Setup of JK:
==> flow/design.v <==
module SatTruncFP
  #(
    parameter	NB_XI  	= 20,
    parameter	NBF_XI	= 12,
    parameter	NB_XO	= 8,
    parameter	NBF_XO	= 6
    )
   (
    input [(NB_XI)-1:0]  i_data,
    output [(NB_XO)-1:0] o_data
    );
   localparam	NBI_XI	=	NB_XI	-	NBF_XI;
   localparam	NBI_XO	=	NB_XO	-	NBF_XO;
   wire [NB_XO-1:0] 	 aux_Sat;
   wire [NBF_XO-1:0] 	 aux_trunc;
   wire 		 condicion;
   wire [NB_XO-1:0] 	 resultado1;
   wire [NB_XO-1:0] 	 resultado2;
	generate
	   if (NBF_XI >= NBF_XO)
	     begin
		assign	aux_trunc = i_data[(NBF_XI-1):(NBF_XI - NBF_XO)];
	     end
	   else
	     begin
		assign	aux_trunc = {i_data[NBF_XI-1:0],{(NBF_XO - NBF_XI){1'b0}}};
	     end
	   if (NBI_XI > NBI_XO)
	     begin
		assign	condicion		=	(i_data[(NB_XI-2)-:(NBI_XI-NBI_XO)] == {(NBI_XI-NBI_XO){i_data[NB_XI-1]}});
		assign	resultado1		=	{i_data[(NB_XI-1)],{(NB_XO-1){~i_data[(NB_XI-1)]}}};
		assign	resultado2		=	{i_data[(NB_XI-1)],i_data[NBF_XI +:NBI_XO-1],aux_trunc};
		assign	aux_Sat			=	condicion	?	resultado2	:	resultado1;
	     end
	   else
	     begin
		if (NBI_XO == NBI_XI)
                  assign  aux_Sat = {i_data[(NB_XI-1)-:NBI_XI],aux_trunc};
		else
		  assign  aux_Sat	= {{(NBI_XO - NBI_XI){i_data[NB_XI-1]}},i_data[(NB_XI-1)-:NBI_XI],aux_trunc};
	     end
	endgenerate
   assign	o_data=aux_Sat;
endmodule
module filtro_fir
  #(
    parameter WW_INPUT  = 8,
    parameter WW_OUTPUT = 8
    ) 
   (
    input 			  clk,
    input 			  i_en,
    input 			  i_srst,
    input signed [ WW_INPUT-1:0]  i_data,
    output signed [WW_OUTPUT-1:0] o_data
    );
  localparam WW_COEFF = 8;
   reg  signed [WW_INPUT           -1:0] register [14:1];
   wire signed [         WW_COEFF  -1:0] coeff    [14:0];
   wire signed [WW_INPUT+WW_COEFF  -1:0] prod     [14:0];
   wire signed [WW_INPUT+WW_COEFF+1-1:0] sum      [8:1]; 
   wire signed [WW_INPUT+WW_COEFF+2-1:0] sum1     [4:1]; 
   wire signed [WW_INPUT+WW_COEFF+3-1:0] sum2     [2:1]; 
   wire signed [WW_INPUT+WW_COEFF+4-1:0] sum3; 
   reg signed [WW_INPUT+WW_COEFF   -1:0] prod_d   [14:0];
   reg signed [WW_INPUT+WW_COEFF+4 -1:0] sum3_d;
   reg signed [WW_INPUT+WW_COEFF+1 -1:0] sum_d    [8:1];
    assign coeff[ 0] = 8'hFF;
    assign coeff[ 1] = 8'hFF;
    assign coeff[ 2] = 8'hFF;
    assign coeff[ 3] = 8'h00;
    assign coeff[ 4] = 8'h03;
    assign coeff[ 5] = 8'h08;
    assign coeff[ 6] = 8'h0D;
    assign coeff[ 7] = 8'h10;
    assign coeff[ 8] = 8'h0D;
    assign coeff[ 9] = 8'h08;
    assign coeff[10] = 8'h03;
    assign coeff[11] = 8'h00;
    assign coeff[12] = 8'hFF;
    assign coeff[13] = 8'hFF;
    assign coeff[14] = 8'hFF;
  always @(posedge clk) begin
    if (i_srst == 1'b1) begin
      register[ 1] <= {WW_INPUT{1'b0}};
      register[ 2] <= {WW_INPUT{1'b0}};
      register[ 3] <= {WW_INPUT{1'b0}};
      register[ 4] <= {WW_INPUT{1'b0}};
      register[ 5] <= {WW_INPUT{1'b0}};
      register[ 6] <= {WW_INPUT{1'b0}};
      register[ 7] <= {WW_INPUT{1'b0}};
      register[ 8] <= {WW_INPUT{1'b0}};
      register[ 9] <= {WW_INPUT{1'b0}};
      register[10] <= {WW_INPUT{1'b0}};
      register[11] <= {WW_INPUT{1'b0}};
      register[12] <= {WW_INPUT{1'b0}};
      register[13] <= {WW_INPUT{1'b0}};
      register[14] <= {WW_INPUT{1'b0}};
    end else begin
      if (i_en == 1'b1) begin
        register[ 1] <= i_data;
        register[ 2] <= register[ 1];
        register[ 3] <= register[ 2];
        register[ 4] <= register[ 3];
        register[ 5] <= register[ 4];
        register[ 6] <= register[ 5];
        register[ 7] <= register[ 6];
        register[ 8] <= register[ 7];
        register[ 9] <= register[ 8];
        register[10] <= register[ 9];
        register[11] <= register[10];
        register[12] <= register[11];
        register[13] <= register[12];
	    register[14] <= register[13];
      end
    end
  end
  assign prod[ 0] = coeff[ 0] * i_data;
  assign prod[ 1] = coeff[ 1] * register[ 1];
  assign prod[ 2] = coeff[ 2] * register[ 2];
  assign prod[ 3] = coeff[ 3] * register[ 3];
  assign prod[ 4] = coeff[ 4] * register[ 4];
  assign prod[ 5] = coeff[ 5] * register[ 5];
  assign prod[ 6] = coeff[ 6] * register[ 6];
  assign prod[ 7] = coeff[ 7] * register[ 7];
  assign prod[ 8] = coeff[ 8] * register[ 8];
  assign prod[ 9] = coeff[ 9] * register[ 9];
  assign prod[10] = coeff[10] * register[10];
  assign prod[11] = coeff[11] * register[11];
  assign prod[12] = coeff[12] * register[12];
  assign prod[13] = coeff[13] * register[13];
  assign prod[14] = coeff[14] * register[14];
  always@(posedge clk) begin
    prod_d[ 0] <= prod[ 0];
    prod_d[ 1] <= prod[ 1];
    prod_d[ 2] <= prod[ 2];
    prod_d[ 3] <= prod[ 3];
    prod_d[ 4] <= prod[ 4];
    prod_d[ 5] <= prod[ 5];
    prod_d[ 6] <= prod[ 6];
    prod_d[ 7] <= prod[ 7];
    prod_d[ 8] <= prod[ 8];
    prod_d[ 9] <= prod[ 9];
    prod_d[10] <= prod[10];
    prod_d[11] <= prod[11];
    prod_d[12] <= prod[12];
    prod_d[13] <= prod[13];
    prod_d[14] <= prod[14];
  end
  assign sum[ 1] = prod_d[ 0] + prod_d[ 1]; 
  assign sum[ 2] = prod_d[ 2] + prod_d[ 3];
  assign sum[ 3] = prod_d[ 4] + prod_d[ 5];
  assign sum[ 4] = prod_d[ 6] + prod_d[ 7];
  assign sum[ 5] = prod_d[08] + prod_d[ 9];
  assign sum[ 6] = prod_d[10] + prod_d[11];
  assign sum[ 7] = prod_d[12] + prod_d[13];
  assign sum[ 8] = {prod_d[14][WW_INPUT+WW_COEFF-1],prod_d[14]};
  always@(posedge clk) begin
    sum_d[1] <= sum[1];
    sum_d[2] <= sum[2];
    sum_d[3] <= sum[3];
    sum_d[4] <= sum[4];
    sum_d[5] <= sum[5];
    sum_d[6] <= sum[6];
    sum_d[7] <= sum[7];
    sum_d[8] <= sum[8];
  end
  assign sum1[ 1] = sum_d[ 1] + sum_d[ 2]; 
  assign sum1[ 2] = sum_d[ 3] + sum_d[ 4];
  assign sum1[ 3] = sum_d[ 5] + sum_d[ 6];
  assign sum1[ 4] = sum_d[ 7] + sum_d[ 8];
  assign sum2[ 1] = sum1[ 1] + sum1[ 2]; 
  assign sum2[ 2] = sum1[ 3] + sum1[ 4];
  assign sum3 = sum2[ 1] + sum2[ 2]; 
  always@(posedge clk)
    sum3_d <= sum3;
  SatTruncFP
	inst_SatTruncFP_dataB
	(
	  .i_data(	sum3_d	),
	  .o_data(	o_data	)
	);
endmodule
Settings: LEC_CHECK=0, CAP_MARGIN=20, CELL_PAD_IN_SITES_GLOBAL_PLACEMENT=3, CORE_MARGIN=2, CORE_UTILIZATION=40, CTS_CLUSTER_DIAMETER=64, MAX_ROUTING_LAYER=met5, PLACE_DENSITY_LB_ADDON=0.11, SETUP_SLACK_MARGIN=-0.32, SLEW_MARGIN=25, TNS_END_PERCENT=45; clock period 4.31 ns.
run.sh (not shown) runs the stock make flow with config.mk's settings and CLKGATE_MAP_FILE=.
JK finished all stages; layout check result: FAIL, due to setup timing.
## Diff of input files: MS against JK
Settings: clearing TNS_END_PERCENT, which used to be 45; swapping -0.32 for 1.16 in SETUP_SLACK_MARGIN; swapping 25 for 20 in SLEW_MARGIN; clearing MAX_ROUTING_LAYER, which used to be met5; clearing CTS_CLUSTER_DIAMETER, which used to be 64; clearing PLACE_DENSITY_LB_ADDON, which used to be 0.11; clearing CELL_PAD_IN_SITES_GLOBAL_PLACEMENT, which used to be 3; swapping 4.31 for 4.81 in the clock period (ns, I/O delays scaled along).
## What came out
- Diff MS and JK: met1 routed wirelength after detailed routing higher in JK
- Compared with JK, MS shows a lower final standard cell area without fillers.
- ~same storage element area in MS and JK
- In the flow results for MS and JK, the number of nets in the final layout is larger on JK.
- The total vias in the final route number comes out lower for JK vs MS.
- Among MS and JK, a clean, completed layout was produced by MS alone.
- Although it ran to completion, JK produced a layout that fails the final checks because of setup timing.
- Comparing MS and JK, the lower data arrival time of the critical path is on MS.
- MS vs JK — overall routed net length dropped 7.6%.
> inputs changed (MS -> AL)
Settings: CORE_UTILIZATION: 40 -> 68; SETUP_SLACK_MARGIN: 1.16 -> unset; CTS_CLUSTER_SIZE: unset -> 44; the clock period (ns, I/O delays scaled along): 4.81 -> 1.77.
### Flow results
Every run in AL and MS closed cleanly, with the single exception of AL. Between AL and MS, met3 layer usage reported by global route is higher for AL, MS comes in under that. AL vs. MS: placement row count fell by 18; number of clock-tree buffers in the layout decreased about 13%; pin count of the biggest net entering global routing went down 49%. Summary of the comparison: global-route usage is higher in AL, relative to MS. Total setup buffers inserted after CTS for AL: 24 up relative to MS. Between AL and MS, count of filler cells inserted in the layout is higher for MS, AL comes in under that.

---

RTL: the design.v shown in full above, as it stands there.
Settings: LEC_CHECK=0, CAP_MARGIN=20, CORE_MARGIN=2, CORE_UTILIZATION=44, CTS_CLUSTER_SIZE=36, GPL_ROUTABILITY_DRIVEN=0, MAX_ROUTING_LAYER=met5, PLACE_DENSITY_LB_ADDON=0.25, SETUP_SLACK_MARGIN=1.29, SLEW_MARGIN=40; clock period 7.4 ns.
Change:
ABC_AREA = 1   (was default)
CORE_UTILIZATION = 72   (was 44)
CTS_CLUSTER_SIZE = 29   (was 36)
GPL_ROUTABILITY_DRIVEN = default   (was 0)
MAX_ROUTING_LAYER = default   (was met5)
PLACE_DENSITY_LB_ADDON = default   (was 0.25)
SETUP_SLACK_MARGIN = default   (was 1.29)
SLEW_MARGIN = 20   (was 40)
clock period = 2.82 ns   (was 7.4 ns; I/O delays follow)
After rerunning: The new run produced a layout that fails on negative setup slack. Design area is higher by a few percent. Die area is lower by well over a third. Hold slack gets worse by 4.0 ps. Worst setup slack gets worse by 3500 ps. Area after synthesis is higher by a few percent. Wire length is higher by a quarter to a third. Cell count is higher by a few percent.
Change:
HOLD_SLACK_MARGIN = 0.29   (was default)
PLACE_DENSITY_LB_ADDON = 0.19   (was default)
SETUP_SLACK_MARGIN = 0.66   (was default)
The new run finished but fails on negative setup slack.
Die area does not change.
Via count rose by 5.3%.
Final cell count stays flat.
Worst setup slack is worse by 29 ps.
Maximum frequency fell by 0.78%.
Wire length rose by 13%.
Synthesized cell count stays the same.
Worst hold slack is worse by 3.8 ps.
Register-to-register slack is worse by 30 ps.
Change:
HOLD_SLACK_MARGIN = default   (was 0.29)
PLACE_DENSITY_LB_ADDON = 0.21   (was 0.19)
SETUP_SLACK_MARGIN = -0.16   (was 0.66)
SLEW_MARGIN = 35   (was 20)
clock period = 2.92 ns   (was 2.82 ns; I/O delays follow)
The changed run completed, yet does not pass: negative setup slack.
Design area came out lower by 4.6%.
Hold slack improved by 4.2 ps.
Critical path depth stays the same.
Setup slack improves by 120 ps.
Synthesized area stays the same.
Fmax climbs by 0.62%.
Wire length decreases by 12%.
Register-to-register slack is better by 120 ps.
Change:
CORE_UTILIZATION = 43   (was 72)
CTS_CLUSTER_SIZE = default   (was 29)
PLACE_DENSITY_LB_ADDON = default   (was 0.21)
SETUP_SLACK_MARGIN = default   (was -0.16)
SLEW_MARGIN = 20   (was 35)
clock period = 2.16 ns   (was 2.92 ns; I/O delays follow)
The new run completed, yet does not pass: negative setup slack.
Final area grows by 8.5%.
Sequential share of layout area shrinks by 2.8 points.
Routed wire length fell by 5.0%.
Hold slack is worse by 18 ps.
Utilization shrinks by 29 points.
Clock-buffer cell count rose by 9.
